==> run a: inputs <==
==> flow/design.v (excerpt) <==
module systolic_array #(
  parameter integer ARRAY_N               = 4,
  parameter integer ARRAY_M               = 2,
  parameter integer PMAX                  = 8,
  parameter integer PMIN                  = 2,
  parameter integer ACT_WIDTH             = ARRAY_N * PMAX * (PMAX/PMIN),
  parameter integer WGT_WIDTH             = ARRAY_M * ARRAY_N * PMAX * (PMAX/PMIN),
  parameter integer ACCUMULATOR_WIDTH     = 4 * PMAX,
  parameter integer OUT_WIDTH             = ARRAY_M * ACCUMULATOR_WIDTH,
  parameter integer MODE_WIDTH            = $clog2(PMAX/PMIN) * 2
) (
  input  wire                               clk,
  input  wire                               reset,
  input  wire                               out_valid,
  input  wire                               acc_clear,
  input  wire        [ ACT_WIDTH  -1 : 0 ]  activation_in,
  input  wire        [ WGT_WIDTH  -1 : 0 ]  weight_in,
  input  wire        [ MODE_WIDTH -1 : 0 ]  mode,
  output wire        [ OUT_WIDTH  -1 : 0 ]  activation_out,
  output wire                               activation_valid
);
clock: 4.82 ns
lec_check: 0
abc_area: 1
cap_margin: 20
core_margin: 2
core_utilization: 72
place_density: 0.38
setup_slack_margin: 0.89
slew_margin: 20
tns_end_percent: 5
run.sh (not shown) runs the stock make flow with config.mk's settings and CLKGATE_MAP_FILE=.
==> run b: changes against run a <==
==> flow/config.mk (replaced) <==
export PLATFORM = sky130hd
export DESIGN_NAME = systolic_array
export DESIGN_NICKNAME = systolic_array
export VERILOG_FILES = /design/flow/design.v
export SDC_FILE = /design/flow/constraint.sdc
export NUM_CORES = 4
export LEC_CHECK = 0
export CAP_MARGIN = 20
export CELL_PAD_IN_SITES_GLOBAL_PLACEMENT = 3
export CORE_ASPECT_RATIO = 1.78
export CORE_MARGIN = 3
export CORE_UTILIZATION = 50
export CTS_CLUSTER_DIAMETER = 164
export CTS_CLUSTER_SIZE = 100
export GPL_TIMING_DRIVEN = 0
export MAX_ROUTING_LAYER = met4
export PLACE_DENSITY = 0.47
export SLEW_MARGIN = 35
export TNS_END_PERCENT = 30
==> flow/constraint.sdc (replaced) <==
create_clock -name core_clock -period 13.7 [get_ports {clk}]
set_input_delay 2.7400 -clock core_clock [delete_from_list [all_inputs] [get_ports {clk}]]
set_output_delay 2.7400 -clock core_clock [all_outputs]
set_load 0.01 [all_outputs]
==> flow_summary_export.csv <==
group,metric,value,unit
run_status,flow.first_error,"[ERROR GPL-0301] Utilization 101.636 % exceeds 100%.",
run_status,status,"did not finish",
run_status,outcome.stop_stage,"3_1_place_gp_skip_io",
synth,syn-mean-instance-area,8.440,um^2
(the above is from run b)
==> flow_summary_export.csv <==
group,metric,value,unit
run_status,outcome.stop_stage,"4_1_cts",
synth,syn-mean-instance-area,7.508,um^2
run_status,flow.first_error,"[ERROR DPL-0033] detailed placement checks failed during check placement.",
run_status,status,"did not finish",
(the above is from run a)

---

==> inputs of job 9506 <==
systolic_array again, from the RTL that the note above started with.
Settings: LEC_CHECK=0, CAP_MARGIN=20, CORE_MARGIN=2, CORE_UTILIZATION=66, CTS_CLUSTER_SIZE=35, SETUP_SLACK_MARGIN=1.05, SLEW_MARGIN=20; clock period 10.6 ns.
==> job 9636: changes against job 9506 <==
CAP_MARGIN = 15   (was 20)
CORE_UTILIZATION = 23   (was 66)
CTS_CLUSTER_SIZE = default   (was 35)
GPL_ROUTABILITY_DRIVEN = 0   (was default)
GPL_TIMING_DRIVEN = 0   (was default)
HOLD_SLACK_MARGIN = 0.26   (was default)
PLACE_DENSITY_LB_ADDON = 0.09   (was default)
SETUP_SLACK_MARGIN = 2.83   (was 1.05)
SLEW_MARGIN = 15   (was 20)
TNS_END_PERCENT = 70   (was default)
==> flow/constraint.sdc (replaced) <==
create_clock -name core_clock -period 11.0 [get_ports {clk}]
set_input_delay 2.2000 -clock core_clock [delete_from_list [all_inputs] [get_ports {clk}]]
set_output_delay 2.2000 -clock core_clock [all_outputs]
set_load 0.01 [all_outputs]
==> job 6583: changes against job 9506 <==
CORE_ASPECT_RATIO = 1.18   (was default)
CORE_UTILIZATION = 40   (was 66)
CTS_CLUSTER_SIZE = 79   (was 35)
GPL_ROUTABILITY_DRIVEN = 0   (was default)
MAX_ROUTING_LAYER = met4   (was default)
PLACE_DENSITY_LB_ADDON = 0.1   (was default)
SETUP_SLACK_MARGIN = 2.53   (was 1.05)
SLEW_MARGIN = 25   (was 20)
TNS_END_PERCENT = 35   (was default)
==> flow/constraint.sdc (replaced) <==
create_clock -name core_clock -period 19.1 [get_ports {clk}]
set_input_delay 3.8200 -clock core_clock [delete_from_list [all_inputs] [get_ports {clk}]]
set_output_delay 3.8200 -clock core_clock [all_outputs]
set_load 0.01 [all_outputs]
==> job 2943: changes against job 9506 <==
CAP_MARGIN = 15   (was 20)
CORE_UTILIZATION = 23   (was 66)
CTS_CLUSTER_SIZE = default   (was 35)
GPL_ROUTABILITY_DRIVEN = 0   (was default)
HOLD_SLACK_MARGIN = 0.26   (was default)
PLACE_DENSITY_LB_ADDON = 0.09   (was default)
SETUP_SLACK_MARGIN = default   (was 1.05)
TNS_END_PERCENT = 70   (was default)
==> flow/constraint.sdc (replaced) <==
create_clock -name core_clock -period 11.0 [get_ports {clk}]
set_input_delay 2.2000 -clock core_clock [delete_from_list [all_inputs] [get_ports {clk}]]
set_output_delay 2.2000 -clock core_clock [all_outputs]
set_load 0.01 [all_outputs]
==> comparison <==
Job 9506 never finished: it broke off in global routing. Job 2943 went through all stages and came out clean. Job 6583 completed with no timing, DRC or antenna violations. Job 9636 completed with no timing, DRC or antenna violations.
Between job 6583 and job 9636, the lower via count is in job 6583 (gap about 9%, measured against job 9636).
In area after synthesis, job 2943 and job 9636 do not differ.
Between job 2943 and job 9636, the lower final cell count is in job 9636 (gap 6.6%, measured against job 9636).
The highest hold slack belongs to job 9636, the lowest to job 6583.
Against job 9636, the non-clock buffer count of job 2943 is higher by 1056.
Clock skew: job 2943 is lower than job 6583 (16 ps).
Design area, highest first: job 2943, job 9636, job 6583.
